===== flow/run.sh =====
#!/bin/bash
# the make line also repeats each setting of config.mk as NAME=value (left out here)
make -C /OpenROAD-flow-scripts/flow DESIGN_CONFIG=/design/flow/config.mk WORK_HOME=/design/flow/orfs CLKGATE_MAP_FILE= finish

===== flow/config.mk =====
export PLATFORM = sky130hd
export DESIGN_NAME = DT
export DESIGN_NICKNAME = DT
export VERILOG_FILES = /design/flow/design.v
export SDC_FILE = /design/flow/constraint.sdc
export NUM_CORES = 4
export LEC_CHECK = 0
export ABC_AREA = 0
export CAP_MARGIN = 25
export CELL_PAD_IN_SITES_GLOBAL_PLACEMENT = 1
export CORE_MARGIN = 5
export CORE_UTILIZATION = 40
export CTS_CLUSTER_DIAMETER = 198
export CTS_CLUSTER_SIZE = 24
export GPL_ROUTABILITY_DRIVEN = 0
export MAX_ROUTING_LAYER = met4
export PLACE_DENSITY = 0.41
export SLEW_MARGIN = 40

===== flow/constraint.sdc =====
create_clock -name core_clock -period 8.03 [get_ports {clk}]
set_input_delay 1.6060 -clock core_clock [delete_from_list [all_inputs] [get_ports {clk}]]
set_output_delay 1.6060 -clock core_clock [all_outputs]
set_load 0.01 [all_outputs]

===== flow/design.v =====
module ctrl(
        input                   clk,
        input                   reset,
        input                   init_en_2,
        input                   init_done,
        input                   for_load_done,
        input                   for_done,
        input                   for_op_done,
        input                   back_load_done,
        input                   back_done,
        output reg              init_en,
        output reg              for_en,
        output reg              for_load_en,
        output reg              back_en,
        output reg              back_load_en,
        output reg              sti_rd,
        output reg              res_wr,
        output reg              res_rd
        );
        parameter IDLE = 3'b000,  INIT = 3'b001, LOAD = 3'b010, FOR = 3'b011, BACK = 3'b100;
        reg [2:0] cstate, nstate;
        always@(posedge clk)begin
                if(!reset)
                        cstate <= 3'b0;
                else
                        cstate <= nstate;
        end
        always@*begin
                case(cstate)
                        IDLE:begin
                                if(!reset) nstate = IDLE;
                                else nstate = INIT;
                        end
                        INIT:begin
                                if(init_done)
                                        nstate = LOAD;
                                else
                                        nstate = INIT;
                        end
                        LOAD:begin
                                if(for_load_done)
                                        nstate = FOR;
                                else if(back_load_done)
                                        nstate = BACK;
                                else
                                        nstate = LOAD;
                        end
                        FOR:begin
                                if(for_done)
                                        nstate = LOAD;
                                else
                                        nstate = FOR;
                        end
                        BACK:begin
                                if(back_done)
                                        nstate = LOAD;
                                else
                                        nstate = BACK;
                        end
                        default: nstate = IDLE;
                endcase
        end
        always@*begin
                case(cstate)
                        IDLE:begin
                                init_en = 1'b0;
                                for_load_en = 1'b0;
                                for_en = 1'b0;
                                back_load_en = 1'b0;
                                back_en = 1'b0;
                                sti_rd = 1'b0;
                                res_wr = 1'b0;
                                res_rd = 1'b0;
                        end
                        INIT:begin
                                init_en = 1'b1;
                                for_load_en = 1'b0;
                                for_en = 1'b0;
                                back_load_en = 1'b0;
                                back_en = 1'b0;
                                sti_rd = 1'b1;   
                                res_wr = init_en_2;
                                res_rd = 1'b0;
                        end
                        LOAD:begin
                                init_en = 1'b0;
                                for_load_en = (!for_op_done);
                                for_en = 1'b0;
                                back_load_en = for_op_done;
                                back_en = 1'b0;
                                sti_rd = 1'b0;
                                res_wr = 1'b0;
                                res_rd = 1'b1;
                        end
                        FOR:begin
                                init_en = 1'b0;
                                for_load_en = 1'b1;
                                for_en = 1'b1;
                                back_load_en = 1'b0;
                                back_en = 1'b0;
                                sti_rd = 1'b0;
                                res_wr = 1'b1;
                                res_rd = 1'b0;
                        end
                        BACK:begin
                                init_en = 1'b0;
                                for_load_en = 1'b0;
                                for_en = 1'b0;
                                back_load_en = 1'b1;
                                back_en = 1'b1;
                                sti_rd = 1'b0;
                                res_wr = 1'b1;
                                res_rd = 1'b0;
                        end
                        default:begin
                                init_en = 1'b0;
                                for_load_en = 1'b0;
                                for_en = 1'b0;
                                back_load_en = 1'b0;
                                back_en = 1'b0;
                                sti_rd = 1'b0;
                                res_wr = 1'b0;
                                res_rd = 1'b0;
                        end
                endcase
        end
endmodule
module init(
        input                   clk,
        input                   reset,
        input                   init_en,
        input                   for_en,
        output  reg             init_en_2,
        output                  init_done,
        output  reg     [9:0]   sti_addr ,
        input           [15:0]  sti_di,
        output  reg     [13:0]  res_addr_init ,
        output  reg     [7:0]   res_do_init
        );
        reg [9:0]       cnt_sti;   
        reg [3:0]       cnt_ini;   
        reg [13:0]      cnt_res;   
        reg [7:0]       sti_tmp15;
        wire [9:0]      sti_addr_tmp;
        assign  init_done = (cnt_res == 14'h3FFF);
        always@(posedge clk)begin
                if(!reset)
                        cnt_ini <= 4'd15;
                else if(init_en)
                        cnt_ini <= cnt_ini - 1;   
        end
        always@(posedge clk)begin
                if(!reset)
                        cnt_sti <= 10'b0;
                else if(init_en && (cnt_ini == 4'd0))
                        cnt_sti <= cnt_sti + 1;
        end
        always@*begin
                if(init_en)
                        sti_addr = cnt_sti;
                else
                        sti_addr = 10'd0;
        end
        always@(posedge clk)begin
                if(init_en)
                        sti_tmp15 <= {6'b0, sti_di[0]};
        end
        always@(posedge clk)begin
                init_en_2 <= init_en;
        end
        always@(posedge clk)begin
                if(!reset)
                        cnt_res <= 14'b0;
                else if(init_en_2)
                        cnt_res <= cnt_res + 1;
        end
        always@*begin
                res_addr_init = cnt_res;
        end
        assign sti_addr_tmp = cnt_ini+1;
        always@*begin
                if(init_en_2)begin
                        if(cnt_ini == 4'hF)
                                res_do_init = 8'h00 | sti_tmp15;   
                        else
                                res_do_init = 8'h00 | {7'b0, sti_di[sti_addr_tmp]};   
                end
                else
                        res_do_init = 8'h00;
        end
endmodule
module forward(
        input                   clk,
        input                   reset,
        input                   for_load_en,
        input                   for_en,
        output                  for_load_done,
        output                  for_done,
        output  reg             for_op_done,
        output  reg     [13:0]  res_addr_for,
        output  reg     [7:0]   res_do_for,
        input           [7:0]   res_di
        );
        reg [13:0]      cur;    
        reg [2:0]       cnt_for;   
        reg [7:0]       pixel_tmp[4:0];
        reg [7:0]      min_tmp0, min_tmp1, for_out;
        assign pass = (cur[6:0] == 7'b0) || (cur[6:0] == 7'h7F) || (cur>= 14'h3F80) || (for_load_en && (cnt_for == 3'd0) && (res_di == 8'd0));
        assign for_load_done = (cnt_for == 4'd4);
        assign for_done = (cnt_for == 3'd5);
        always@(posedge clk)begin
                if(!reset)
                        cur <= 14'd128;   
                else if(pass ||(for_load_en && for_done))
                        cur <= cur + 1;
        end
        always@(posedge clk)begin
                if(!reset)
                        cnt_for <= 3'd0;
                else if(pass || (cnt_for == 3'd6))   
                        cnt_for <= 3'd0;
                else if((!pass) && for_load_en && (!for_op_done))
                        cnt_for <= cnt_for + 1;
        end
        always@(posedge clk)begin
                if(!reset)
                        for_op_done <= 1'b0;
                else if(for_load_en && (cur == 14'h3FFF))
                        for_op_done <= 1'b1;   
        end
        always@*begin
                case(cnt_for)
                        3'd0: res_addr_for = cur;
                        3'd1: res_addr_for = cur - 14'd129;
                        3'd2: res_addr_for = cur - 14'd128;
                        3'd3: res_addr_for = cur - 14'd127;
                        3'd4: res_addr_for = cur - 14'd1;
                        3'd5: res_addr_for = cur;   
                        default: res_addr_for = 14'd0;
                endcase
        end
        always@(posedge clk)begin
                if(!reset)begin
                        pixel_tmp[0] <= 8'hFF;
                        pixel_tmp[1] <= 8'hFF;
                        pixel_tmp[2] <= 8'hFF;
                        pixel_tmp[3] <= 8'hFF;
                        pixel_tmp[4] <= 8'hFF;
                end
                else if(  for_load_en && (!for_op_done))begin
                        pixel_tmp[cnt_for] <= res_di;
                end
        end
        always@*begin
                if(cnt_for == 3'd5)begin
                        min_tmp0 = (pixel_tmp[1] <= pixel_tmp[2])? pixel_tmp[1] : pixel_tmp[2];
                        min_tmp1 = (pixel_tmp[3] <= pixel_tmp[4])? pixel_tmp[3] : pixel_tmp[4];
                        for_out = (min_tmp0 <= min_tmp1)? min_tmp0+1 : min_tmp1+1;
                end
                else begin
                        min_tmp0 = 7'd0;
                        min_tmp1 = 7'd0;
                        for_out = 7'd0;
                end
        end
        always@*begin
                if(cnt_for >= 3'd5)
                        res_do_for = for_out;
                else
                        res_do_for = 7'd0;
        end
endmodule
module backward(
        input                   clk,
        input                   reset,
        input                   back_load_en,
        input                   back_en,
        output                  back_load_done,
        output                  back_done,
        output                  done,
        output  reg     [13:0]  res_addr_back,
        output  reg     [7:0]   res_do_back,
        input           [7:0]   res_di
        );
        reg [13:0]      cur;    
        reg [2:0]       cnt_back;   
        reg [7:0]       pixel_tmp[4:0];
        reg             back_op_done;
        reg [7:0]      min_tmp0, min_tmp1, min_tmp2, back_out;
        assign pass = (cur[6:0] == 7'b0) || (cur[6:0] == 7'h7F);
        assign back_load_done = (cnt_back == 4'd4);
        assign back_done = (cnt_back == 3'd5);
        assign done = back_op_done;
        always@(posedge clk)begin
                if(!reset)
                        cur <= 14'h3F7E;   
                else if(pass || (back_load_en && back_done))
                        cur <= cur - 1;
        end
        always@(posedge clk)begin
                if(!reset)
                        cnt_back <= 3'd0;
                else if(pass || (cnt_back == 3'd6))
                        cnt_back <= 3'd0;
                else if((!pass) && back_load_en && (!back_op_done))
                        cnt_back <= cnt_back + 1;
        end
        always@(posedge clk)begin
                if(!reset)
                        back_op_done <= 1'b0;
                else if(cur == 14'h0001)
                        back_op_done <= 1'b1;
        end
        always@*begin
                case(cnt_back)
                        3'd0: res_addr_back = cur;
                        3'd1: res_addr_back = cur + 1;
                        3'd2: res_addr_back = cur + 127;
                        3'd3: res_addr_back = cur + 128;
                        3'd4: res_addr_back = cur + 129;
                        3'd5: res_addr_back = cur;   
                        default: res_addr_back = 14'd0;
                endcase
        end
        always@(posedge clk)begin
                if(!reset)begin
                        pixel_tmp[0] <= 8'hFF;
                        pixel_tmp[1] <= 8'hFF;
                        pixel_tmp[2] <= 8'hFF;
                        pixel_tmp[3] <= 8'hFF;
                        pixel_tmp[4] <= 8'hFF;
                end
                else if(back_load_en && (!back_op_done))
                        pixel_tmp[cnt_back] <= res_di;
        end
        always@*begin
                if(cnt_back == 3'd5)begin
                        min_tmp0 = (pixel_tmp[0] <= (pixel_tmp[1]+1))? pixel_tmp[0] : (pixel_tmp[1] + 1);
                        min_tmp1 = ((pixel_tmp[2]+1) <= (pixel_tmp[3]+1))? (pixel_tmp[2]+1) : (pixel_tmp[3]+1);
                        min_tmp2 = ((pixel_tmp[4]+1) <= min_tmp1)? (pixel_tmp[4]+1) : min_tmp1;
                        back_out = (min_tmp0 <= min_tmp2)? min_tmp0 : min_tmp2;
                end
                else begin
                        min_tmp0 = 7'd0;
                        min_tmp1 = 7'd0;
                        min_tmp2 = 7'd0;
                        back_out = 7'd0;
                end
        end
        always@*begin
                if(cnt_back >= 3'd5)
                        res_do_back = back_out;
                else
                        res_do_back = 7'd0;
        end
endmodule
module DT(
        input                   clk,
        input                   reset,
        output                  done,
        output                  sti_rd,
        output  [9:0]           sti_addr,
        input   [15:0]          sti_di,
        output                  res_wr,
        output                  res_rd,
        output  reg [13:0]      res_addr,
        output  reg [7:0]       res_do,
        input   [7:0]           res_di
        );
        wire [7:0] res_do_init, res_do_for, res_do_back;
        wire [13:0] res_addr_init, res_addr_for, res_addr_back;
        wire init_en, init_en_2, load_en, for_load_en, for_en, back_load_en, back_en;
        wire init_done, for_load_done, back_load_done, for_done, for_op_done, back_done;
        always@*begin
                case({init_en_2, for_en, back_en})
                        3'b100: res_do = res_do_init;
                        3'b010: res_do = res_do_for;
                        3'b001: res_do = res_do_back;
                        default:res_do = 8'd0;
                endcase
        end
        always@*begin
                case({init_en_2, for_load_en, back_load_en})
                        3'b100: res_addr = res_addr_init;
                        3'b010: res_addr = res_addr_for;
                        3'b001: res_addr = res_addr_back;
                        default:res_addr = 14'b0;
                endcase
        end
        init u_init(.clk(clk),
                    .reset(reset),
                    .init_en(init_en),
                    .for_en(for_en),
                    .init_done(init_done),
                    .init_en_2(init_en_2),
                    .sti_addr(sti_addr),
                    .sti_di(sti_di),
                    .res_addr_init(res_addr_init),
                    .res_do_init(res_do_init)
                    );
        forward u_for(.clk(clk),
                      .reset(reset),
                      .for_load_en(for_load_en),
                      .for_en(for_en),
                      .for_load_done(for_load_done),
                      .for_done(for_done),
                      .for_op_done(for_op_done),
                      .res_addr_for(res_addr_for),
                      .res_do_for(res_do_for),
                      .res_di(res_di)
                      );
        backward u_back(.clk(clk),
                        .reset(reset),
                        .back_load_en(back_load_en),
                        .back_en(back_en),
                        .back_load_done(back_load_done),
                        .back_done(back_done),
                        .done(done),
                        .res_addr_back(res_addr_back),
                        .res_do_back(res_do_back),
                        .res_di(res_di)
                        );
        ctrl u_ctrl(.clk(clk),
                    .reset(reset),
                    .init_en_2(init_en_2),
                    .init_done(init_done),
                    .for_load_done(for_load_done),
                    .for_done(for_done),
                    .for_op_done(for_op_done),
                    .back_load_done(back_load_done),
                    .back_done(back_done),
                    .init_en(init_en),
                    .for_en(for_en),
                    .for_load_en(for_load_en),
                    .back_en(back_en),
                    .back_load_en(back_load_en),
                    .sti_rd(sti_rd),
                    .res_wr(res_wr),
                    .res_rd(res_rd)
                    );
endmodule

==> results.json, run 1 <==
{
  "run_status": "no timing/DRC/antenna violations",
  "wl_microns": 27580,
  "min_period_ns": 7.528,
  "internal_power_uw": 1365,
  "edf_count": 73,
  "synth_flops": 143,
  "logic_family": "simple AND/OR/NAND/NOR gates",
  "path_depth": 30,
  "htree_num_levels": 4,
  "antenna_found_initial": 0,
  "worst_path_most_repeated_cell": "o21a_1",
  "synth.distinct_cells": 87,
  "clkLatencyLatePin_ns": 0.42,
  "slew_headroom_pct": 47.83,
  "fillCellCount": 2647,
  "startpoint": "u_back.pixel_tmp[3][0]",
  "ys_seq_share_pct": 33.44,
  "die.size.y_microns": 173.9,
  "path_class": "reg2out",
  "fin_ws_ns": 0.5022,
  "grt_max_degree": 47,
  "clock-root-buffer": "clkbuf_16",
  "pg_seq_uw": 800,
  "flop_cell": "edfxtp_1",
  "via_per_inst": 5.259,
  "tns_ns": 0,
  "die_w_microns": 173.9,
  "preCtsSetupSlack_ns": 0.2886,
  "crit_buf_inv": 4,
  "finalSetupViolations": 0,
  "hold_end": "u_ctrl.cstate[3]",
  "grt.total_usage_pct": 18.73,
  "drtIter0Drc": 470,
  "switchingPower_uw": 521.9,
  "cpLargestDelayFamily": "AND-OR/OR-AND gates",
  "wl_per_cell_microns": 16.94,
  "fp.coreArea_sq_um": 26730,
  "comb_area_sq_um": 6769,
  "tritoncts": "built",
  "cp-start-kind": "flop",
  "drc_errors": 0,
  "ant_nets": 0,
  "log.warning_count": 42,
  "swShare_pct": 27.66,
  "seqPwrFrac_pct": 42.4,
  "r2r_cells": 7,
  "hold_viol_final": 0,
  "r2r_end": "u_for.pixel_tmp[2][1]",
  "p_leak_uw": 0.005127,
  "post_dp_cell_area_sq_um": 11680,
  "cts_num_sinks": 143,
  "max-vdd-ir-drop_uv": 147.8,
  "p_clk_share_pct": 42.9,
  "drv_slew": 0,
  "adder_share_pct": 12.02,
  "hold_class": "reg2reg",
  "rrSetupSlack_ns": 5.32,
  "worstPathRequired_ns": 6.42,
  "n_antenna_cell": 0,
  "comb-power_uw": 277,
  "cap_violations": 0,
  "die_area_sq_um": 30240,
  "synthAoiAreaFrac_pct": 15.28,
  "finClkSkew_ns": 0.01336,
  "dr.pass1.iters": 5,
  "clk_pin_slew_worst_paths_ns": 0.07,
  "grt_pass1_wl_microns": 45020,
  "largest_area_cell": "edfxtp_1",
  "synthTopCellsByArea": "edfxtp_1 (20%), dfxtp_1 (13%), ha_1 (12%)",
  "grt_overflow": 0,
  "common_cells": "nand2_1 (120), ha_1 (100), nor2_1 (87)",
  "yosys.area.top_type_share_pct": 20.40,
  "rows": 60,
  "cp.arrival_ns": 5.92,
  "pin_count": 62,
  "synth_xor_xnor_area_share_pct": 7.230,
  "r2r-start": "u_ctrl.cstate[2]",
  "yosysChipArea_sq_um": 10750,
  "powerClk_uw": 810,
  "p_comb_share_pct": 14.7,
  "worstHoldPathCells": 2,
  "areaGrowthSynthToFinish_pct": 16.57,
  "maxPowerGroup": "clock",
  "rsz0062_at_grt": "false",
  "cts_made_buffers": 17,
  "synth.cell_area_sq_um": 10750,
  "dp_hpwl_microns": 21070,
  "cp_max_fo": 8,
  "crit_path_end": "res_do[0]",
  "ys_warn_count": 7,
  "cts.path.max_buffers": 2,
  "holdWs_ns": 0.4436,
  "vias": 8562,
  "critPathMaxStageDelay_ns": 0.47,
  "fin_nets": 1403,
  "seq_area_sq_um": 3595,
  "port_buffers": 61,
  "mux_share_pct": 4.587,
  "total_power_uw": 1887,
  "slowest_stage": "edfxtp_1",
  "top_cell": "nand2_1",
  "ys_cells": 1210,
  "worstMarginPinSlew_ns": 0.7744,
  "async_reset_ff_share_pct": 0,
  "end_kind": "primary output",
  "synthesis.nets": 1338,
  "min-delay-start": "u_ctrl.cstate[0]",
  "syn_avg_cell_area_sq_um": 8.881,
  "grt_pass1_vias": 8458,
  "postCtsHoldBufs": 0,
  "synth_cells": 1210,
  "simple_gate_area_share_pct": 22.98,
  "fin_area_sq_um": 12530,
  "fp_util_pct": 40.21,
  "fmax_ghz": 0.1328,
  "power_density_nw_per_um2": 150.6,
  "finalCritPeriodShare_pct": 93.75
}
layer usage:
layer / routed length (microns) / GRT usage, %
met5: 0 / -
met4: 350 / 3.893
met3: 601 / 2.414
met2: 12840 / 30.07
met1: 13790 / 25.60
stage by stage:
step | std cells | util, %
6_report | 1628 | 46.87
5_1_grt | 1628 | 46.87
4_1_cts | 1613 | 46.18
3_5_place_dp | 1579 | 43.70
3_3_place_gp | 1579 | 43.66
2_1_floorplan | 1210 | -
layout make-up:
type	count	share of cell area (%)
Multi-Input combinational cell	945	54.04
Sequential cell	143	28.70
Timing Repair Buffer	87	6.652
Tap cell	341	3.406
Clock buffer	17	3.396
Inverter	81	2.447
Clock inverter	14	1.368
what timing repair did:
action / CTS / global route
setup buffers: 3 / 15
resized: 7 / 20
pin swaps: 2 / 5
endpoints found under the setup margin: 8 / 8
==> run 2: changes to the inputs <==
ABC_AREA = not set   (was 0)
CAP_MARGIN = 10   (was 25)
CELL_PAD_IN_SITES_GLOBAL_PLACEMENT = not set   (was 1)
CORE_MARGIN = 2   (was 5)
CORE_UTILIZATION = 71   (was 40)
CTS_CLUSTER_DIAMETER = 43   (was 198)
CTS_CLUSTER_SIZE = 35   (was 24)
GPL_ROUTABILITY_DRIVEN = not set   (was 0)
MAX_ROUTING_LAYER = not set   (was met4)
PLACE_DENSITY = not set   (was 0.41)
SETUP_SLACK_MARGIN = 1.27   (was not set)
SLEW_MARGIN = 20   (was 40)
clock period = 6.39 ns   (was 8.03 ns; I/O delays follow)
==> run 2 against run 1 <==
Now fails the layout checks on negative setup slack. Global-route usage grew 16 points. Largest power group is now sequential cells. Non-clock buffer count grew 53. Largest cell class unchanged. First-iteration DRC count grew 140%. Routed wire length grew 18%.
==> results.json, run 2 <==
{
  "total_power_uw": 2346,
  "worstPathRequired_ns": 5.11,
  "port_buffers": 61,
  "r2r-start": "u_ctrl.cstate[2]",
  "seq_area_sq_um": 3607,
  "grt_overflow": 0,
  "cpLargestDelayFamily": "AND-OR/OR-AND gates",
  "slew_headroom_pct": 27.09,
  "wl_met1_microns": 12330,
  "wl_per_cell_microns": 21.35,
  "maxPowerGroup": "sequential cells",
  "finalSetupViolations": 8,
  "run_status": "complete, but fails checks",
  "power_density_nw_per_um2": 179.6,
  "startpoint": "u_back.pixel_tmp[2][1]",
  "synthTopCellsByArea": "edfxtp_1 (20%), dfxtp_1 (13%), ha_1 (12%)",
  "yosysChipArea_sq_um": 10750,
  "p_comb_share_pct": 15.4,
  "synth.cell_area_sq_um": 10750,
  "internal_power_uw": 1680,
  "drc_errors": 0,
  "n_antenna_cell": 0,
  "finalCritPeriodShare_pct": 117.8,
  "synth_flops": 143,
  "cts_made_buffers": 17,
  "adder_share_pct": 12.02,
  "top_layer": "met4",
  "fin_nets": 1456,
  "pin_count": 62,
  "switchingPower_uw": 665.9,
  "path_depth": 32,
  "max-vdd-ir-drop_uv": 194.1,
  "clk_pin_slew_worst_paths_ns": 0.07,
  "crit_path_end": "res_do[0]",
  "slowest_stage": "edfxtp_1",
  "cap_violations": 0,
  "worstMarginPinSlew_ns": 1.082,
  "ant_nets": 0,
  "grt_max_degree": 47,
  "wl_microns": 32570,
  "clock-root-buffer": "clkbuf_16",
  "synth_xor_xnor_area_share_pct": 7.230,
  "yosys.area.top_type_share_pct": 20.40,
  "min_period_ns": 7.530,
  "die_area_sq_um": 16140,
  "cts_num_sinks": 143,
  "cts.path.max_buffers": 2,
  "ys_cells": 1210,
  "grt.total_usage_pct": 34.53,
  "dr.pass1.iters": 8,
  "ys_seq_share_pct": 33.44,
  "cp-start-kind": "flop",
  "p_clk_share_pct": 41.9,
  "edf_count": 73,
  "clkLatencyLatePin_ns": 0.43,
  "vias": 10210,
  "synth_cells": 1210,
  "hold_end": "u_ctrl.cstate[3]",
  "preCtsSetupSlack_ns": -0.5371,
  "syn_avg_cell_area_sq_um": 8.881,
  "powerClk_uw": 983,
  "so.violations": "negative setup slack",
  "simple_gate_area_share_pct": 22.98,
  "dp_hpwl_microns": 19580,
  "finClkSkew_ns": 0.008625,
  "rsz0062_at_grt": "true",
  "tritoncts": "built",
  "swShare_pct": 28.39,
  "fp.coreArea_sq_um": 14640,
  "hold_viol_final": 0,
  "crit_buf_inv": 5,
  "comb_area_sq_um": 7158,
  "fillCellCount": 692,
  "grt_pass1_wl_microns": 45280,
  "logic_family": "simple AND/OR/NAND/NOR gates",
  "ys_warn_count": 7,
  "synthesis.nets": 1338,
  "path_class": "reg2out",
  "synthAoiAreaFrac_pct": 15.28,
  "gp_congestion": 0.8952,
  "cp.arrival_ns": 6.25,
  "min-delay-start": "u_ctrl.cstate[0]",
  "largest_area_cell": "edfxtp_1",
  "wl_met2_microns": 15890,
  "cp_max_fo": 8,
  "seqPwrFrac_pct": 42.7,
  "p_leak_uw": 0.005375,
  "end_kind": "primary output",
  "postCtsHoldBufs": 0,
  "log.warning_count": 45,
  "antenna_found_initial": 0,
  "tns_ns": -8.629,
  "worstHoldPathCells": 2,
  "rrSetupSlack_ns": 3.28,
  "top_cell": "nand2_1",
  "final_util_pct": 89.20,
  "htree_num_levels": 4,
  "hold_class": "reg2reg",
  "comb-power_uw": 361,
  "r2r_end": "u_for.pixel_tmp[2][6]",
  "synth.distinct_cells": 87,
  "drtIter0Drc": 1108,
  "route.met3.wl_microns": 2481,
  "flop_cell": "edfxtp_1",
  "die.size.y_microns": 127.0,
  "rows": 44,
  "die_w_microns": 127.0,
  "async_reset_ff_share_pct": 0,
  "fp_util_pct": 73.39,
  "fin_ws_ns": -1.140,
  "common_cells": "nand2_1 (120), ha_1 (100), nor2_1 (87)",
  "r2r_cells": 7,
  "mux_share_pct": 4.587,
  "areaGrowthSynthToFinish_pct": 21.55,
  "critPathMaxStageDelay_ns": 0.49,
  "via_per_inst": 6.697,
  "drv_slew": 0,
  "grt_pass1_vias": 9448,
  "fmax_ghz": 0.1328,
  "pg_seq_uw": 1000
}
## run 2: through the flow
stage               std cells  cell area, sq um  hold slack [ns]
finish                   1525             13060           0.4752
global route             1525             13060           0.5097
CTS                      1514             12640           0.4707
detailed placement       1475             11940           0.4435
global placement         1475             11940           0.4235
floorplan                1210             10810           0.4130
## run 2: repair_timing
item | CTS | global route
setup buffers | 7 | 11
pin swaps | 17 | 28
endpoints found under the setup margin | 17 | 13
resized | 62 | 65
## run 2: metal layers
layer | GRT usage [%] | vias to the layer above
li1 | - | 4579
met1 | 44.22 | 4837
met2 | 60.22 | 627
met3 | 4.648 | 170
met4 | 12.48 | 0
met5 | 0 | -
## run 2: layout make-up
type / instances / share of cell area, %
tap: 184 / 1.762
multi-input combinational: 945 / 54.80
sequential: 143 / 27.62
clock buffer: 17 / 3.257
timing repair buffer: 140 / 9.100
inverter: 81 / 2.328
clock inverter: 15 / 1.140
==> run 3: changes to the inputs <==
ABC_AREA = 1   (was not set)
CAP_MARGIN = 20   (was 10)
CORE_UTILIZATION = 65   (was 71)
CTS_CLUSTER_DIAMETER = not set   (was 43)
CTS_CLUSTER_SIZE = not set   (was 35)
SETUP_SLACK_MARGIN = not set   (was 1.27)
TNS_END_PERCENT = 5   (was not set)
clock period = 6.58 ns   (was 6.39 ns; I/O delays follow)
==> run 3 against run 2 <==
Worst setup slack improved by 0.78 ns. The layout still fails its checks (negative setup slack). Sequential power barely moved. Register-to-register slack improved by 0.89 ns. Cell count rose by 26%. Count of clock-buffer cells in the layout rose by 3. Die size rose by 15%. Non-clock buffer count fell by 49. Sequential share of layout area fell by 0.96 points. Largest cell class unchanged. Flip-flop count did not move. Clock skew rose by 0.0021 ns.
==> results.json, run 3 <==
{
  "so.violations": "negative setup slack",
  "grt_max_degree": 36,
  "top_cell": "nand2_1",
  "rrSetupSlack_ns": 4.17,
  "slowest_stage": "edfxtp_1",
  "cp_max_fo": 8,
  "preCtsSetupSlack_ns": -0.1849,
  "cts.path.max_buffers": 2,
  "n_antenna_cell": 0,
  "yosysChipArea_sq_um": 11400,
  "htree_num_levels": 4,
  "startpoint": "u_back.pixel_tmp[3][1]",
  "clk_pin_slew_worst_paths_ns": 0.06,
  "pg_seq_uw": 970,
  "worst_path_most_repeated_cell": "nand2_2",
  "postCtsHoldBufs": 0,
  "fp_util_pct": 66.13,
  "synthAoiAreaFrac_pct": 12.27,
  "synth_xor_xnor_area_share_pct": 2.459,
  "met1_usage_pct": 42.74,
  "rsz0062_at_grt": "true",
  "via_per_inst": 5.892,
  "r2r_cells": 7,
  "grt_pass1_vias": 10420,
  "vias": 11300,
  "switchingPower_uw": 592.1,
  "syn_avg_cell_area_sq_um": 7.164,
  "swShare_pct": 26.12,
  "fin_cells": 1917,
  "common_cells": "nand2_1 (390), inv_1 (207), nand3_1 (165)",
  "worstPathRequired_ns": 5.26,
  "clock-root-buffer": "clkbuf_16",
  "simple_gate_area_share_pct": 33.74,
  "synthTopCellsByArea": "edfxtp_1 (19%), nand2_1 (13%), dfxtp_1 (12%)",
  "cts_made_buffers": 17,
  "finalSetupViolations": 8,
  "fin_area_sq_um": 13480,
  "path_class": "reg2out",
  "antenna_found_initial": 0,
  "grt_pass1_wl_microns": 49120,
  "synth_cells": 1591,
  "maxPowerGroup": "clock",
  "powerClk_uw": 1030,
  "cp-start-kind": "flop",
  "r2r_end": "u_for.pixel_tmp[1][3]",
  "p_leak_uw": 0.006014,
  "power_density_nw_per_um2": 168.1,
  "ys_cells": 1591,
  "logic_family": "simple AND/OR/NAND/NOR gates",
  "synth.cell_area_sq_um": 11400,
  "crit_buf_inv": 7,
  "finClkSkew_ns": 0.01075,
  "synth.distinct_cells": 64,
  "die_area_sq_um": 18610,
  "grt.total_usage_pct": 33.41,
  "wl_per_cell_microns": 16.71,
  "worstHoldPathCells": 2,
  "gp_congestion": 0.9894,
  "die.size.y_microns": 136.4,
  "met3_usage_pct": 4.810,
  "rows": 48,
  "internal_power_uw": 1674,
  "comb-power_uw": 266,
  "finalCritPeriodShare_pct": 105.5,
  "cap_violations": 0,
  "tritoncts": "built",
  "crit_path_end": "res_do[0]",
  "p_comb_share_pct": 11.7,
  "cp.arrival_ns": 5.63,
  "die_w_microns": 136.4,
  "fp.coreArea_sq_um": 17240,
  "dr.pass1.iters": 6,
  "seqPwrFrac_pct": 42.8,
  "fin_nets": 1807,
  "critPathMaxStageDelay_ns": 0.35,
  "clkLatencyLatePin_ns": 0.43,
  "ys_seq_share_pct": 31.53,
  "final_util_pct": 78.22,
  "hold_class": "reg2reg",
  "fmax_ghz": 0.1440,
  "port_buffers": 61,
  "fin_ws_ns": -0.3634,
  "ant_nets": 0,
  "ys_warn_count": 7,
  "dp_hpwl_microns": 22160,
  "areaGrowthSynthToFinish_pct": 18.28,
  "max-vdd-ir-drop_uv": 179.1,
  "seq_area_sq_um": 3593,
  "end_kind": "primary output",
  "comb_area_sq_um": 7263,
  "slew_headroom_pct": 40.89,
  "pin_count": 62,
  "worstMarginPinSlew_ns": 0.8834,
  "edf_count": 73,
  "log.warning_count": 44,
  "grt_overflow": 0,
  "hold_end": "u_ctrl.cstate[3]",
  "path_depth": 35,
  "min-delay-start": "u_ctrl.cstate[0]",
  "r2r-start": "u_ctrl.cstate[2]",
  "p_clk_share_pct": 45.5,
  "grtUsageMet2_pct": 56.42,
  "largest_area_cell": "edfxtp_1",
  "cts_num_sinks": 143,
  "flop_cell": "edfxtp_1",
  "hold_viol_final": 0,
  "mux_share_pct": 0,
  "cpLargestDelayFamily": "simple AND/OR/NAND/NOR gates",
  "top_usage_layer": "met2",
  "synthesis.nets": 1719,
  "drv_slew": 0,
  "wl_microns": 32030,
  "fillCellCount": 1257,
  "run_status": "complete, but fails checks",
  "placed_cells": 1863,
  "async_reset_ff_share_pct": 0,
  "adder_share_pct": 11.33,
  "post_dp_cell_area_sq_um": 12250,
  "synth_flops": 143,
  "min_period_ns": 6.943,
  "drc_errors": 0,
  "yosys.area.top_type_share_pct": 19.23,
  "drtIter0Drc": 982
}
[run 3: metrics by stage]
step | hold WS [ns] | TNS, ns | power (uW)
floorplan | 0.4130 | 0 | 1167
global placement | 0.4253 | 0 | 1243
detailed placement | 0.4341 | -1.417 | 1248
CTS | 0.4568 | -0.02345 | 2264
global route | 0.4778 | -4.117 | 2337
finish | 0.4533 | -2.812 | 2266
[run 3: routing by layer]
metal,vias up,wire length (microns)
li1,5480,-
met1,5137,13050
met2,528,15280
met3,150,2222
met4,0,1476
met5,-,0
[run 3: timing repair]
action / in CTS / in global routing
gates resized: 69 / 62
gates cloned: 1 / 0
pin swaps: 21 / 40
setup endpoints to repair: 8 / 8
setup buffers: 10 / 11
[run 3: cell type report]
class	instances	share of cell area, %
Tap cell	225	2.088
Sequential cell	143	26.65
Clock buffer	20	3.239
Clock inverter	12	1.364
Timing Repair Buffer	91	6.209
Multi-Input combinational cell	1192	53.87
Inverter	234	6.571
==> run 4: changes to the inputs <==
CORE_UTILIZATION = 72   (was 65)
CTS_CLUSTER_SIZE = 24   (was not set)
PLACE_DENSITY_LB_ADDON = 0.18   (was not set)
TNS_END_PERCENT = not set   (was 5)
clock period = 5.94 ns   (was 6.58 ns; I/O delays follow)
==> run 4 against run 3 <==
The layout fails its checks (max-capacitance violations, max-slew violations, negative setup slack). Count of clock-buffer cells in the layout decreased by 3. Sequential power increased by about 10%. Critical path depth decreased by 2. Routed wire length increased by 59%. Clock skew increased by 0.0046 ns. Via count increased by 26%. Synthesized area unchanged. Non-clock buffer count increased by 66. Power increased by 8.0%. Synthesized cell count unchanged. Worst hold slack improved by 0.045 ns. Highest routed layer is now met5.
==> results.json, run 4 <==
{
  "run_status": "complete, but fails checks",
  "so.violations": "max-capacitance violations, max-slew violations, negative setup slack",
  "top_usage_layer": "met2",
  "port_buffers": 61,
  "comb-power_uw": 327,
  "fp.coreArea_sq_um": 15310,
  "mux_share_pct": 0,
  "fin_ws_ns": -2.733,
  "grt.total_usage_pct": 44.24,
  "synth_xor_xnor_area_share_pct": 2.459,
  "p_clk_share_pct": 42.6,
  "max-vdd-ir-drop_uv": 170.1,
  "die.size.y_microns": 129.8,
  "drc_errors": 0,
  "r2r-start": "u_ctrl.cstate[2]",
  "slew_headroom_pct": -12.75,
  "startpoint": "u_back.pixel_tmp[2][2]",
  "wl_per_cell_microns": 25.83,
  "worstHoldPathCells": 2,
  "top_cell": "nand2_1",
  "ys_cells": 1591,
  "met3_usage_pct": 9.348,
  "holdWs_ns": 0.4986,
  "gp_congestion": 0.9432,
  "tritoncts": "built",
  "internal_power_uw": 1695,
  "synthAoiAreaFrac_pct": 12.27,
  "yosys.area.top_type_share_pct": 19.23,
  "cap_violations": 1,
  "seqPwrFrac_pct": 44.0,
  "tns_ns": -19.63,
  "critPathMaxStageDelay_ns": 0.50,
  "dr.pass1.iters": 21,
  "edf_count": 73,
  "pin_count": 62,
  "cp-start-kind": "flop",
  "ys_warn_count": 7,
  "ys_seq_share_pct": 31.53,
  "cpLargestDelayFamily": "simple AND/OR/NAND/NOR gates",
  "antenna_found_initial": 7,
  "dp_hpwl_microns": 23560,
  "switchingPower_uw": 753.2,
  "drv_slew": 9,
  "p_comb_share_pct": 13.4,
  "fmax_ghz": 0.1153,
  "finalCritPeriodShare_pct": 146.0,
  "r2r_cells": 6,
  "end_kind": "primary output",
  "power_density_nw_per_um2": 176.0,
  "cp.arrival_ns": 7.49,
  "die_area_sq_um": 16850,
  "pg_seq_uw": 1080,
  "ant_nets": 0,
  "yosysChipArea_sq_um": 11400,
  "grtUsageMet2_pct": 74.87,
  "vias": 14190,
  "path_class": "reg2out",
  "via_per_inst": 7.185,
  "synthesis.nets": 1719,
  "largest_area_cell": "edfxtp_1",
  "swShare_pct": 30.76,
  "path_depth": 33,
  "cts_made_buffers": 17,
  "drtIter0Drc": 3423,
  "post_dp_cell_area_sq_um": 12650,
  "finClkSkew_ns": 0.01531,
  "fin_nets": 1873,
  "flop_cell": "edfxtp_1",
  "r2r_end": "u_back.pixel_tmp[0][0]",
  "clk_pin_slew_worst_paths_ns": 0.07,
  "rrSetupSlack_ns": 2.83,
  "log.warning_count": 42,
  "worstPathRequired_ns": 4.75,
  "synth.cell_area_sq_um": 11400,
  "areaGrowthSynthToFinish_pct": 22.07,
  "synth_cells": 1591,
  "adder_share_pct": 11.33,
  "fin_area_sq_um": 13910,
  "maxPowerGroup": "sequential cells",
  "finalSetupViolations": 8,
  "common_cells": "nand2_1 (390), inv_1 (207), nand3_1 (165)",
  "grt_max_degree": 36,
  "slowest_stage": "ha_1",
  "worst_path_most_repeated_cell": "nand2_1",
  "p_leak_uw": 0.006291,
  "hold_viol_final": 0,
  "async_reset_ff_share_pct": 0,
  "cp_max_fo": 8,
  "met1_usage_pct": 51.41,
  "hold_end": "u_init.cnt_sti[8]",
  "simple_gate_area_share_pct": 33.74,
  "fillCellCount": 688,
  "min_period_ns": 8.673,
  "hold_class": "reg2reg",
  "cts.path.max_buffers": 2,
  "htree_num_levels": 4,
  "clock-root-buffer": "clkbuf_16",
  "synth.distinct_cells": 64,
  "grt_pass1_wl_microns": 58910,
  "powerClk_uw": 1040,
  "synthTopCellsByArea": "edfxtp_1 (19%), nand2_1 (13%), dfxtp_1 (12%)",
  "die_w_microns": 129.8,
  "cts_num_sinks": 143,
  "synth_flops": 143,
  "fp_util_pct": 74.43,
  "grt_overflow": 0,
  "rsz0062_at_grt": "true",
  "crit_path_end": "res_do[6]",
  "logic_family": "simple AND/OR/NAND/NOR gates",
  "rows": 45,
  "worstMarginPinSlew_ns": 1.680,
  "min-delay-start": "u_init.cnt_sti[8]",
  "crit_buf_inv": 6,
  "grt_pass1_vias": 11980,
  "wl_microns": 51010,
  "clkLatencyLatePin_ns": 0.45,
  "syn_avg_cell_area_sq_um": 7.164
}
-- run 4: layout make-up --
class | instances | area [sq um] | share of cell area (%)
Multi-Input combinational cell | 1192 | 7268 | 52.23
Sequential cell | 143 | 3593 | 25.83
Timing Repair Buffer | 157 | 1339 | 9.621
Inverter | 234 | 883.3 | 6.348
Clock buffer | 17 | 425.4 | 3.057
Tap cell | 211 | 264.0 | 1.897
Clock inverter | 15 | 126.4 | 0.9082
Antenna cell | 6 | 15.01 | 0.1079
-- run 4: stage by stage --
stage	power [uW]	std cells	setup WS (ns)	util [%]
4_1_cts	2370	1955	-0.4450	87.96
5_1_grt	2484	1973	-2.914	90.83
2_1_floorplan	1292	1591	0.05181	-
3_5_place_dp	1377	1904	-0.6832	82.59
6_report	2448	1975	-2.733	90.86
3_3_place_gp	1365	1904	-0.3590	82.59
-- run 4: timing repair --
| item | CTS | global route |
|---|---|---|
| pin swaps | 27 | 46 |
| hold buffers | 0 | 0 |
| gates resized | 73 | 68 |
| setup endpoints to repair | 8 | 8 |
| gates cloned | 1 | 0 |
| buffers inserted | 19 | 16 |
-- run 4: layer usage --
metal / up-vias / wire length, microns
li1: 5625 / -
met5: - / 553
met2: 1731 / 20110
met3: 732 / 8946
met4: 20 / 6288
met1: 6082 / 15110
==> run 5: changes to the inputs <==
CORE_UTILIZATION = 65   (was 72)
CTS_CLUSTER_SIZE = not set   (was 24)
HOLD_SLACK_MARGIN = -0.09   (was not set)
PLACE_DENSITY_LB_ADDON = not set   (was 0.18)
SETUP_SLACK_MARGIN = 1.57   (was not set)
TNS_END_PERCENT = 5   (was not set)
clock period = 5.27 ns   (was 5.94 ns; I/O delays follow)
==> run 5 against run 4 <==
The layout fails its checks (negative setup slack). Sequential share of layout area down 0.51 points. Clock skew is 0.0034 ns lower. Routed wire length fell by 36%. Flip-flop count unchanged. Largest cell class unchanged.
==> results.json, run 5 <==
{
  "run_status": "complete, but fails checks",
  "so.violations": "negative setup slack",
  "power_density_nw_per_um2": 197.4,
  "worstHoldPathCells": 2,
  "hold_end": "u_ctrl.cstate[3]",
  "ys_seq_share_pct": 31.53,
  "critPathMaxStageDelay_ns": 0.41,
  "die.size.y_microns": 136.4,
  "crit_buf_inv": 8,
  "clkLatencyLatePin_ns": 0.44,
  "cp_max_fo": 8,
  "r2r_cells": 7,
  "synthAoiAreaFrac_pct": 12.27,
  "pin_count": 62,
  "synthTopCellsByArea": "edfxtp_1 (19%), nand2_1 (13%), dfxtp_1 (12%)",
  "fin_nets": 1852,
  "yosys.area.top_type_share_pct": 19.23,
  "top_cell": "nand2_1",
  "port_buffers": 61,
  "cap_violations": 0,
  "yosysChipArea_sq_um": 11400,
  "pg_seq_uw": 1210,
  "final_util_pct": 82.79,
  "rsz0062_at_grt": "true",
  "fmax_ghz": 0.1542,
  "fp_util_pct": 66.13,
  "clock-root-buffer": "clkbuf_16",
  "grt_pass1_vias": 10680,
  "synth.distinct_cells": 64,
  "largest_area_cell": "edfxtp_1",
  "drv_slew": 0,
  "min_period_ns": 6.483,
  "p_comb_share_pct": 13.1,
  "post_dp_cell_area_sq_um": 12720,
  "syn_avg_cell_area_sq_um": 7.164,
  "switchingPower_uw": 764.3,
  "tritoncts": "built",
  "fin_cells": 1962,
  "vias": 11490,
  "worstPathRequired_ns": 4.22,
  "edf_count": 73,
  "cts_made_buffers": 17,
  "p_clk_share_pct": 43.9,
  "max-vdd-ir-drop_uv": 227.7,
  "placed_cells": 1916,
  "synth.cell_area_sq_um": 11400,
  "hold_class": "reg2reg",
  "slew_headroom_pct": 38.46,
  "grt_pass1_wl_microns": 50830,
  "ant_nets": 0,
  "cp-start-kind": "flop",
  "seqPwrFrac_pct": 43.0,
  "r2r-start": "u_ctrl.cstate[2]",
  "worstMarginPinSlew_ns": 0.9155,
  "ys_cells": 1591,
  "mux_share_pct": 0,
  "cts_num_sinks": 143,
  "finalCritPeriodShare_pct": 123.0,
  "grt_max_degree": 36,
  "rows": 48,
  "drc_errors": 0,
  "grt_overflow": 0,
  "hold_viol_final": 0,
  "crit_path_end": "res_do[3]",
  "finalSetupViolations": 8,
  "htree_num_levels": 4,
  "clk_pin_slew_worst_paths_ns": 0.07,
  "maxPowerGroup": "clock",
  "powerClk_uw": 1240,
  "r2r_end": "u_for.pixel_tmp[1][1]",
  "end_kind": "primary output",
  "areaGrowthSynthToFinish_pct": 25.19,
  "synth_cells": 1591,
  "simple_gate_area_share_pct": 33.74,
  "wl_microns": 32790,
  "preCtsSetupSlack_ns": -0.9428,
  "async_reset_ff_share_pct": 0,
  "p_leak_uw": 0.006353,
  "dp_hpwl_microns": 22600,
  "flop_cell": "edfxtp_1",
  "logic_family": "simple AND/OR/NAND/NOR gates",
  "worst_path_most_repeated_cell": "nand2_2",
  "cp.arrival_ns": 5.43,
  "common_cells": "nand2_1 (390), inv_1 (207), nand3_1 (165)",
  "synth_flops": 143,
  "rrSetupSlack_ns": 2.76,
  "fp.coreArea_sq_um": 17240,
  "startpoint": "u_back.pixel_tmp[2][1]",
  "finClkSkew_ns": 0.01196,
  "antenna_found_initial": 0,
  "swShare_pct": 27.14,
  "die_area_sq_um": 18610,
  "dr.pass1.iters": 5,
  "via_per_inst": 5.858,
  "internal_power_uw": 2052,
  "cpLargestDelayFamily": "simple AND/OR/NAND/NOR gates",
  "die_w_microns": 136.4,
  "drtIter0Drc": 1105,
  "log.warning_count": 45,
  "adder_share_pct": 11.33,
  "ys_warn_count": 7,
  "min-delay-start": "u_ctrl.cstate[0]",
  "n_antenna_cell": 0,
  "path_class": "reg2out",
  "wl_per_cell_microns": 16.71,
  "grt.total_usage_pct": 34.44,
  "synth_xor_xnor_area_share_pct": 2.459,
  "fin_area_sq_um": 14270,
  "cts.path.max_buffers": 2,
  "slowest_stage": "edfxtp_1",
  "path_depth": 36,
  "gp_congestion": 0.9907,
  "comb-power_uw": 370,
  "postCtsHoldBufs": 0,
  "synthesis.nets": 1719,
  "fin_ws_ns": -1.213
}
## run 5: cell type report
class                      count  area, sq um
fill                        1112         2967
clock inverter                15        170.2
multi-input combinational   1193         7715
clock buffer                  17        425.4
timing repair buffer         135         1167
tap                          225        281.5
inverter                     234        898.4
sequential                   143         3612
## run 5: what timing repair did
action / 4_1_cts / 5_1_grt
pin swaps: 44 / 78
gates resized: 175 / 118
endpoints found under the setup margin: 22 / 22
gates cloned: 2 / 0
setup buffers: 4 / 8
## run 5: layer usage
layer  vias up  global-route usage (%)  part of all wire [%]
li1       5582                       -                     -
met1      5294                   42.54                    40
met2       492                   59.18                    49
met3       126                   5.481                   6.5
met4         0                   15.45                   4.4
met5         -                       0                     0
## run 5: per-stage QoR
| step | hold slack [ns] | TNS (ns) | power, uW |
|---|---|---|---|
| 2_1_floorplan | 0.4130 | -1.889 | 1457 |
| 3_3_place_gp | 0.4184 | -6.181 | 1551 |
| 3_5_place_dp | 0.4293 | -7.450 | 1558 |
| 4_1_cts | 0.4459 | -7.628 | 2799 |
| 5_1_grt | 0.4629 | -11.80 | 2894 |
| 6_report | 0.4463 | -9.593 | 2817 |
==> run 6: changes to the inputs <==
CAP_MARGIN = 5   (was 20)
CORE_UTILIZATION = 72   (was 65)
CTS_CLUSTER_DIAMETER = 232   (was not set)
HOLD_SLACK_MARGIN = not set   (was -0.09)
MAX_ROUTING_LAYER = met4   (was not set)
PLACE_DENSITY = 0.37   (was not set)
SETUP_SLACK_MARGIN = not set   (was 1.57)
TNS_END_PERCENT = not set   (was 5)
clock period = 6.57 ns   (was 5.27 ns; I/O delays follow)
==> run 6 against run 5 <==
The run now fails in global routing. Synthesized area did not move. Die size fell by 9.4%. Synthesized cell count unchanged.
==> results.json, run 6 <==
{
  "port_buffers": 61,
  "postCtsHoldBufs": 0,
  "synthesis.nets": 1719,
  "adder_share_pct": 11.33,
  "flop_cell": "edfxtp_1",
  "cts.path.max_buffers": 2,
  "cts_num_sinks": 143,
  "syn_avg_cell_area_sq_um": 7.164,
  "common_cells": "nand2_1 (390), inv_1 (207), nand3_1 (165)",
  "synthAoiAreaFrac_pct": 12.27,
  "edf_count": 73,
  "ys_warn_count": 7,
  "logic_family": "simple AND/OR/NAND/NOR gates",
  "fp.coreArea_sq_um": 15310,
  "yosys.area.top_type_share_pct": 19.23,
  "top_cell": "nand2_1",
  "pin_count": 62,
  "async_reset_ff_share_pct": 0,
  "run_status": "stopped before the end",
  "fp_util_pct": 74.43,
  "gp_congestion": 0.9657,
  "ys_seq_share_pct": 31.53,
  "yosysChipArea_sq_um": 11400,
  "placed_cells": 1853,
  "synth_cells": 1591,
  "synth_flops": 143,
  "clock-root-buffer": "clkbuf_16",
  "synthTopCellsByArea": "edfxtp_1 (19%), nand2_1 (13%), dfxtp_1 (12%)",
  "synth.distinct_cells": 64,
  "dp_hpwl_microns": 22080,
  "die_area_sq_um": 16850,
  "ys_cells": 1591,
  "die.size.y_microns": 129.8,
  "stop_stage": "global routing",
  "mux_share_pct": 0,
  "largest_area_cell": "edfxtp_1",
  "synth.cell_area_sq_um": 11400,
  "cts_made_buffers": 17,
  "synth_xor_xnor_area_share_pct": 2.459,
  "die_w_microns": 129.8,
  "rows": 45,
  "htree_num_levels": 4,
  "simple_gate_area_share_pct": 33.74
}
[run 6: what timing repair did]
action                                  in CTS
gates cloned                                 1
endpoints found under the setup margin       8
pin swaps                                   36
resized                                     99
buffers inserted                            14
[run 6: metrics by stage]
step	power [uW]	cell area, sq um	hold WS, ns	setup WS (ns)
4_1_cts	2136	13190	0.4455	0.01176
3_5_place_dp	1242	12260	0.4277	-0.2287
2_1_floorplan	1168	11400	0.4130	0.4812
3_3_place_gp	1236	12260	0.4179	0.08040
==> run 7: changes to the inputs <==
CAP_MARGIN = 20   (was 5)
CORE_UTILIZATION = 60   (was 72)
CTS_CLUSTER_DIAMETER = not set   (was 232)
MAX_ROUTING_LAYER = not set   (was met4)
PLACE_DENSITY = not set   (was 0.37)
clock period = 6.66 ns   (was 6.57 ns; I/O delays follow)
==> run 7 against run 6 <==
The layout now fails its checks (negative setup slack). Synthesized cell count is the same. Die size grew 19%. Synthesized area is the same.
==> results.json, run 7 <==
{
  "ys_cells": 1591,
  "cts_made_buffers": 17,
  "clk_pin_slew_worst_paths_ns": 0.06,
  "fin_ws_ns": -0.3789,
  "mux_share_pct": 0,
  "drv_slew": 0,
  "wl_per_cell_microns": 16.00,
  "rows": 50,
  "fp.coreArea_sq_um": 18640,
  "yosys.area.top_type_share_pct": 19.23,
  "cap_violations": 0,
  "syn_avg_cell_area_sq_um": 7.164,
  "hold_class": "reg2reg",
  "die_area_sq_um": 20120,
  "clkLatencyLatePin_ns": 0.42,
  "ant_nets": 0,
  "finClkSkew_ns": 0.01051,
  "ys_seq_share_pct": 31.53,
  "async_reset_ff_share_pct": 0,
  "via_per_inst": 5.700,
  "cp.arrival_ns": 5.71,
  "worstPathRequired_ns": 5.33,
  "fin_nets": 1811,
  "dp_hpwl_microns": 21700,
  "pg_seq_uw": 957,
  "r2r_cells": 6,
  "end_kind": "primary output",
  "power_density_nw_per_um2": 158.9,
  "edf_count": 73,
  "gp_congestion": 0.9465,
  "holdWs_ns": 0.4393,
  "slowest_stage": "edfxtp_1",
  "grtUsageMet2_pct": 49.54,
  "so.violations": "negative setup slack",
  "synth.distinct_cells": 64,
  "tns_ns": -2.968,
  "rsz0062_at_grt": "true",
  "antenna_found_initial": 0,
  "grt_overflow": 0,
  "port_buffers": 61,
  "cp-start-kind": "flop",
  "tritoncts": "built",
  "r2r_end": "u_back.pixel_tmp[2][4]",
  "p_leak_uw": 0.006095,
  "min-delay-start": "u_ctrl.cstate[0]",
  "comb-power_uw": 257,
  "yosysChipArea_sq_um": 11400,
  "logic_family": "simple AND/OR/NAND/NOR gates",
  "critPathMaxStageDelay_ns": 0.38,
  "vias": 11000,
  "grt_max_degree": 36,
  "r2r-start": "u_ctrl.cstate[2]",
  "top_cell": "nand2_1",
  "cpLargestDelayFamily": "simple AND/OR/NAND/NOR gates",
  "rrSetupSlack_ns": 4.17,
  "hold_end": "u_ctrl.cstate[3]",
  "fmax_ghz": 0.1421,
  "seqPwrFrac_pct": 44.1,
  "synthesis.nets": 1719,
  "total_power_uw": 2171,
  "slew_headroom_pct": 26.53,
  "met3_usage_pct": 4.050,
  "internal_power_uw": 1583,
  "flop_cell": "edfxtp_1",
  "clock-root-buffer": "clkbuf_16",
  "dr.pass1.iters": 6,
  "synthTopCellsByArea": "edfxtp_1 (19%), nand2_1 (13%), dfxtp_1 (12%)",
  "min_period_ns": 7.039,
  "path_class": "reg2out",
  "top_usage_layer": "met2",
  "fillCellCount": 1491,
  "htree_num_levels": 4,
  "ys_warn_count": 7,
  "drtIter0Drc": 891,
  "startpoint": "u_back.pixel_tmp[2][0]",
  "cp_max_fo": 8,
  "worstMarginPinSlew_ns": 1.091,
  "met1_usage_pct": 36.55,
  "synth_xor_xnor_area_share_pct": 2.459,
  "switchingPower_uw": 588.1,
  "preCtsSetupSlack_ns": -0.06413,
  "synthAoiAreaFrac_pct": 12.27,
  "cts_num_sinks": 143,
  "grt_pass1_vias": 9998,
  "synth_cells": 1591,
  "die.size.y_microns": 141.8,
  "crit_buf_inv": 8,
  "n_antenna_cell": 0,
  "finalSetupViolations": 8,
  "run_status": "complete, but fails checks",
  "max-vdd-ir-drop_uv": 165.6,
  "synth.cell_area_sq_um": 11400,
  "crit_path_end": "res_do[6]",
  "log.warning_count": 43,
  "grt.total_usage_pct": 28.64,
  "p_comb_share_pct": 11.8,
  "areaGrowthSynthToFinish_pct": 19.87,
  "adder_share_pct": 11.33,
  "synth_flops": 143,
  "wl_microns": 30890,
  "hold_viol_final": 0,
  "die_w_microns": 141.8,
  "pin_count": 62,
  "powerClk_uw": 958,
  "largest_area_cell": "edfxtp_1",
  "maxPowerGroup": "clock",
  "grt_pass1_wl_microns": 46510,
  "finalCritPeriodShare_pct": 105.7,
  "drc_errors": 0,
  "p_clk_share_pct": 44.1,
  "common_cells": "nand2_1 (390), inv_1 (207), nand3_1 (165)",
  "path_depth": 35,
  "cts.path.max_buffers": 2,
  "swShare_pct": 27.08,
  "fp_util_pct": 61.14,
  "simple_gate_area_share_pct": 33.74,
  "worstHoldPathCells": 2
}
-- run 7: what timing repair did --
item	in CTS	in global routing
endpoints found under the setup margin	8	8
pin swaps	15	59
hold buffers	0	0
setup buffers	7	18
gates resized	36	127
cloned	2	0
-- run 7: layer usage --
layer	routed length (microns)	vias up
met5	0	-
met4	1226	0
met3	1621	105
met2	15030	384
met1	13010	5011
li1	-	5501
-- run 7: cell type report --
type	instances	area (sq um)	area share, %
sequential	143	3593	26.30
clock buffer	18	429.2	3.141
inverter	234	888.4	6.502
multi-input combinational	1193	7447	54.51
clock inverter	14	156.4	1.145
timing repair buffer	94	855.8	6.264
tap	234	292.8	2.143
-- run 7: per-stage QoR --
step / util [%] / cells / area [sq um]
6_report: 73.29 / 1930 / 13660
5_1_grt: 73.29 / 1930 / 13660
4_1_cts: 69.72 / 1912 / 13000
3_5_place_dp: 65.72 / 1871 / 12250
3_3_place_gp: 65.72 / 1871 / 12250
2_1_floorplan: - / 1591 / 11400
==> run 8: changes to the inputs <==
ABC_AREA = not set   (was 1)
CAP_MARGIN = 5   (was 20)
CORE_UTILIZATION = 71   (was 60)
CTS_CLUSTER_DIAMETER = 222   (was not set)
CTS_CLUSTER_SIZE = 35   (was not set)
SETUP_SLACK_MARGIN = 1.27   (was not set)
clock period = 4.93 ns   (was 6.66 ns; I/O delays follow)
==> run 8 against run 7 <==
Synthesized area decreased by 5.7%. Synthesized cell count decreased by 24%. The run now fails in global routing. Die size decreased by 20%.
==> results.json, run 8 <==
{
  "run_status": "stopped before the end",
  "stop_stage": "global routing",
  "error_line": "[ERROR GRT-0232] Routing congestion too high. Check the congestion heatmap in the GUI.",
  "cts_num_sinks": 143,
  "die_area_sq_um": 16140,
  "synthTopCellsByArea": "edfxtp_1 (20%), dfxtp_1 (13%), ha_1 (12%)",
  "top_cell": "nand2_1",
  "largest_area_cell": "edfxtp_1",
  "yosys.area.top_type_share_pct": 20.40,
  "syn_avg_cell_area_sq_um": 8.881,
  "gp_congestion": 0.8943,
  "adder_share_pct": 12.02,
  "mux_share_pct": 4.587,
  "pin_count": 62,
  "postCtsHoldBufs": 0,
  "die_w_microns": 127.0,
  "simple_gate_area_share_pct": 22.98,
  "logic_family": "simple AND/OR/NAND/NOR gates",
  "flop_cell": "edfxtp_1",
  "port_buffers": 61,
  "dp_hpwl_microns": 21160,
  "preCtsSetupSlack_ns": -1.818,
  "synth_cells": 1210,
  "synthesis.nets": 1338,
  "htree_num_levels": 4,
  "synth_xor_xnor_area_share_pct": 7.230,
  "post_dp_cell_area_sq_um": 12600,
  "clock-root-buffer": "clkbuf_16",
  "ys_warn_count": 7,
  "synthAoiAreaFrac_pct": 15.28,
  "die.size.y_microns": 127.0,
  "cts_made_buffers": 17,
  "fp.coreArea_sq_um": 14640,
  "ys_seq_share_pct": 33.44,
  "fp_util_pct": 73.39,
  "synth_flops": 143,
  "rows": 44,
  "yosysChipArea_sq_um": 10750,
  "async_reset_ff_share_pct": 0,
  "synth.cell_area_sq_um": 10750,
  "edf_count": 73,
  "common_cells": "nand2_1 (120), ha_1 (100), nor2_1 (87)",
  "grt_overflow": 1537,
  "ys_cells": 1210,
  "synth.distinct_cells": 87,
  "grt.total_usage_pct": 99.02,
  "cts.path.max_buffers": 2
}
run 8: repair_timing:
action / in CTS
cloned: 0
setup endpoints to repair: 22
resized: 180
pin swaps: 70
setup buffers: 41
run 8: per-layer routing:
layer,GRT overflow,global-route usage (%)
met1,10,89.31
met2,1170,134.5
met3,13,68.13
met4,344,113.4
met5,0,20.74
run 8: metrics by stage:
stage | total power (uW) | std cells
floorplan | 1649 | 1210
global placement | 1751 | 1560
detailed placement | 1766 | 1560
CTS | 3449 | 1633
==> run 9: changes to the inputs <==
CAP_MARGIN = 20   (was 5)
CELL_PAD_IN_SITES_GLOBAL_PLACEMENT = 3   (was not set)
CORE_UTILIZATION = 57   (was 71)
CTS_CLUSTER_DIAMETER = not set   (was 222)
CTS_CLUSTER_SIZE = 99   (was 35)
PLACE_DENSITY = 0.81   (was not set)
SETUP_SLACK_MARGIN = not set   (was 1.27)
clock period = 8.73 ns   (was 4.93 ns; I/O delays follow)
==> run 9 against run 8 <==
Synthesized cell count stayed put. Synthesized area stayed put. The run fails in global placement without I/O. Die size is 24% higher.
==> results.json, run 9 <==
{
  "fp.coreArea_sq_um": 18580,
  "logic_family": "simple AND/OR/NAND/NOR gates",
  "die_w_microns": 141.3,
  "synth_cells": 1210,
  "stop_stage": "global placement without I/O",
  "error_line": "[ERROR GPL-0301] Utilization 118.910 % exceeds 100%.",
  "yosysChipArea_sq_um": 10750,
  "top_cell": "nand2_1",
  "simple_gate_area_share_pct": 22.98,
  "synth_flops": 143,
  "edf_count": 73,
  "ys_warn_count": 7,
  "synthTopCellsByArea": "edfxtp_1 (20%), dfxtp_1 (13%), ha_1 (12%)",
  "async_reset_ff_share_pct": 0,
  "die.size.y_microns": 141.3,
  "yosys.area.top_type_share_pct": 20.40,
  "largest_area_cell": "edfxtp_1",
  "syn_avg_cell_area_sq_um": 8.881,
  "adder_share_pct": 12.02,
  "run_status": "stopped before the end",
  "ys_cells": 1210,
  "common_cells": "nand2_1 (120), ha_1 (100), nor2_1 (87)",
  "die_area_sq_um": 19970,
  "synth.distinct_cells": 87,
  "synthesis.nets": 1338,
  "rows": 50,
  "mux_share_pct": 4.587,
  "synthAoiAreaFrac_pct": 15.28,
  "synth.cell_area_sq_um": 10750,
  "ys_seq_share_pct": 33.44,
  "flop_cell": "edfxtp_1",
  "synth_xor_xnor_area_share_pct": 7.230,
  "fp_util_pct": 57.84
}
==> run 10: changes to the inputs <==
ABC_AREA = 1   (was not set)
CELL_PAD_IN_SITES_GLOBAL_PLACEMENT = not set   (was 3)
CORE_ASPECT_RATIO = 1.32   (was not set)
CORE_UTILIZATION = 68   (was 57)
CTS_CLUSTER_DIAMETER = 362   (was not set)
CTS_CLUSTER_SIZE = 98   (was 99)
PLACE_DENSITY = not set   (was 0.81)
clock period = 4.79 ns   (was 8.73 ns; I/O delays follow)
==> run 10 against run 9 <==
Synthesized cell count is 31% higher. The layout now fails its checks (negative setup slack). Die size down 11%. Synthesized area is 6.1% higher.
==> results.json, run 10 <==
{
  "run_status": "complete, but fails checks",
  "so.violations": "negative setup slack",
  "min-delay-start": "u_ctrl.cstate[0]",
  "antenna_found_initial": 7,
  "p_clk_share_pct": 45.8,
  "async_reset_ff_share_pct": 0,
  "synthesis.nets": 1719,
  "ant_nets": 0,
  "grt_pass1_wl_microns": 64830,
  "synthAoiAreaFrac_pct": 12.27,
  "wl_per_cell_microns": 25.10,
  "gp_congestion": 1.007,
  "dr.pass1.iters": 16,
  "drc_errors": 0,
  "logic_family": "simple AND/OR/NAND/NOR gates",
  "dp_hpwl_microns": 23420,
  "synth_flops": 143,
  "grt.total_usage_pct": 47.20,
  "swShare_pct": 28.89,
  "cp-start-kind": "flop",
  "rows": 54,
  "internal_power_uw": 2267,
  "crit_path_end": "res_do[6]",
  "path_class": "reg2out",
  "synth_xor_xnor_area_share_pct": 2.459,
  "yosysChipArea_sq_um": 11400,
  "seqPwrFrac_pct": 41.8,
  "max-vdd-ir-drop_uv": 253.2,
  "synth.cell_area_sq_um": 11400,
  "fp_util_pct": 69.14,
  "yosys.area.top_type_share_pct": 19.23,
  "synth.distinct_cells": 64,
  "cpLargestDelayFamily": "simple AND/OR/NAND/NOR gates",
  "die_w_microns": 116.7,
  "fin_ws_ns": -3.681,
  "clock-root-buffer": "clkbuf_16",
  "ys_seq_share_pct": 31.53,
  "worstPathRequired_ns": 3.83,
  "edf_count": 73,
  "mux_share_pct": 0,
  "hold_class": "reg2reg",
  "log.warning_count": 45,
  "holdWs_ns": 0.4562,
  "tritoncts": "built",
  "vias": 14150,
  "ys_cells": 1591,
  "die_area_sq_um": 17820,
  "final_util_pct": 89.24,
  "r2r-start": "u_ctrl.cstate[1]",
  "common_cells": "nand2_1 (390), inv_1 (207), nand3_1 (165)",
  "cp_max_fo": 5,
  "comb-power_uw": 397,
  "worstHoldPathCells": 2,
  "startpoint": "u_back.pixel_tmp[2][1]",
  "pin_count": 62,
  "preCtsSetupSlack_ns": -1.337,
  "clk_pin_slew_worst_paths_ns": 0.06,
  "pg_seq_uw": 1330,
  "slowest_stage": "a21oi_1",
  "adder_share_pct": 11.33,
  "crit_buf_inv": 8,
  "drv_slew": 0,
  "via_per_inst": 6.932,
  "fmax_ghz": 0.1181,
  "grt_max_degree": 36,
  "drtIter0Drc": 3028,
  "switchingPower_uw": 921.2,
  "wl_microns": 51230,
  "fp.coreArea_sq_um": 16490,
  "grt_overflow": 0,
  "cts.path.max_buffers": 2,
  "min_period_ns": 8.471,
  "power_density_nw_per_um2": 216.7,
  "fin_area_sq_um": 14710,
  "path_depth": 33,
  "ys_warn_count": 7,
  "r2r_end": "u_back.pixel_tmp[4][5]",
  "p_comb_share_pct": 12.4,
  "largest_area_cell": "edfxtp_1",
  "rrSetupSlack_ns": 1.85,
  "worst_path_most_repeated_cell": "nand2_2",
  "synthTopCellsByArea": "edfxtp_1 (19%), nand2_1 (13%), dfxtp_1 (12%)",
  "fin_nets": 1927,
  "cap_violations": 0,
  "rsz0062_at_grt": "true",
  "cts_num_sinks": 143,
  "hold_end": "u_ctrl.cstate[3]",
  "finalSetupViolations": 8,
  "powerClk_uw": 1460,
  "htree_num_levels": 4,
  "syn_avg_cell_area_sq_um": 7.164,
  "maxPowerGroup": "clock",
  "r2r_cells": 7,
  "cts_made_buffers": 17,
  "end_kind": "primary output",
  "die.size.y_microns": 152.8,
  "slew_headroom_pct": 32.51,
  "grt_pass1_vias": 12650,
  "p_leak_uw": 0.006646,
  "worstMarginPinSlew_ns": 1.009,
  "critPathMaxStageDelay_ns": 0.51,
  "total_power_uw": 3189,
  "cp.arrival_ns": 7.51,
  "areaGrowthSynthToFinish_pct": 29.07,
  "simple_gate_area_share_pct": 33.74,
  "port_buffers": 61,
  "flop_cell": "edfxtp_1",
  "hold_viol_final": 0,
  "synth_cells": 1591,
  "post_dp_cell_area_sq_um": 13030,
  "finClkSkew_ns": 0.01251,
  "finalCritPeriodShare_pct": 176.8,
  "top_cell": "nand2_1",
  "clkLatencyLatePin_ns": 0.45
}
==> run 10: timing repair <==
action,in CTS,in global routing
gates cloned,3,0
resized,119,75
endpoints found under the setup margin,10,16
hold buffers,0,0
buffers inserted,32,12
pin swaps,58,41
==> run 10: final cells by class <==
| class | instances | area, sq um |
|---|---|---|
| repair buffers | 209 | 1773 |
| well taps | 224 | 280.3 |
| diodes | 5 | 12.51 |
| fillers | 782 | 1774 |
| inverters | 234 | 883.3 |
| flip-flops and latches | 143 | 3601 |
| clock buffers | 17 | 425.4 |
| multi-input cells | 1194 | 7538 |
| clock inverters | 15 | 197.7 |
==> run 10: metal layers <==
metal / global-route usage (%) / vias to the layer above / wire (microns)
met5: 5.797 / - / 332
met4: 31.48 / 14 / 6378
met3: 26.33 / 695 / 8270
met2: 71.70 / 1491 / 20910
met1: 48.69 / 6213 / 15330
li1: - / 5735 / -
==> run 10: metrics by stage <==
| stage | std cells | TNS (ns) |
|---|---|---|
| floorplan | 1591 | -4.961 |
| global placement | 1957 | -8.889 |
| detailed placement | 1957 | -10.54 |
| CTS | 2024 | -10.62 |
| global route | 2041 | -28.84 |
| finish | 2041 | -28.68 |
Power is estimated from default activity; no workload was simulated.
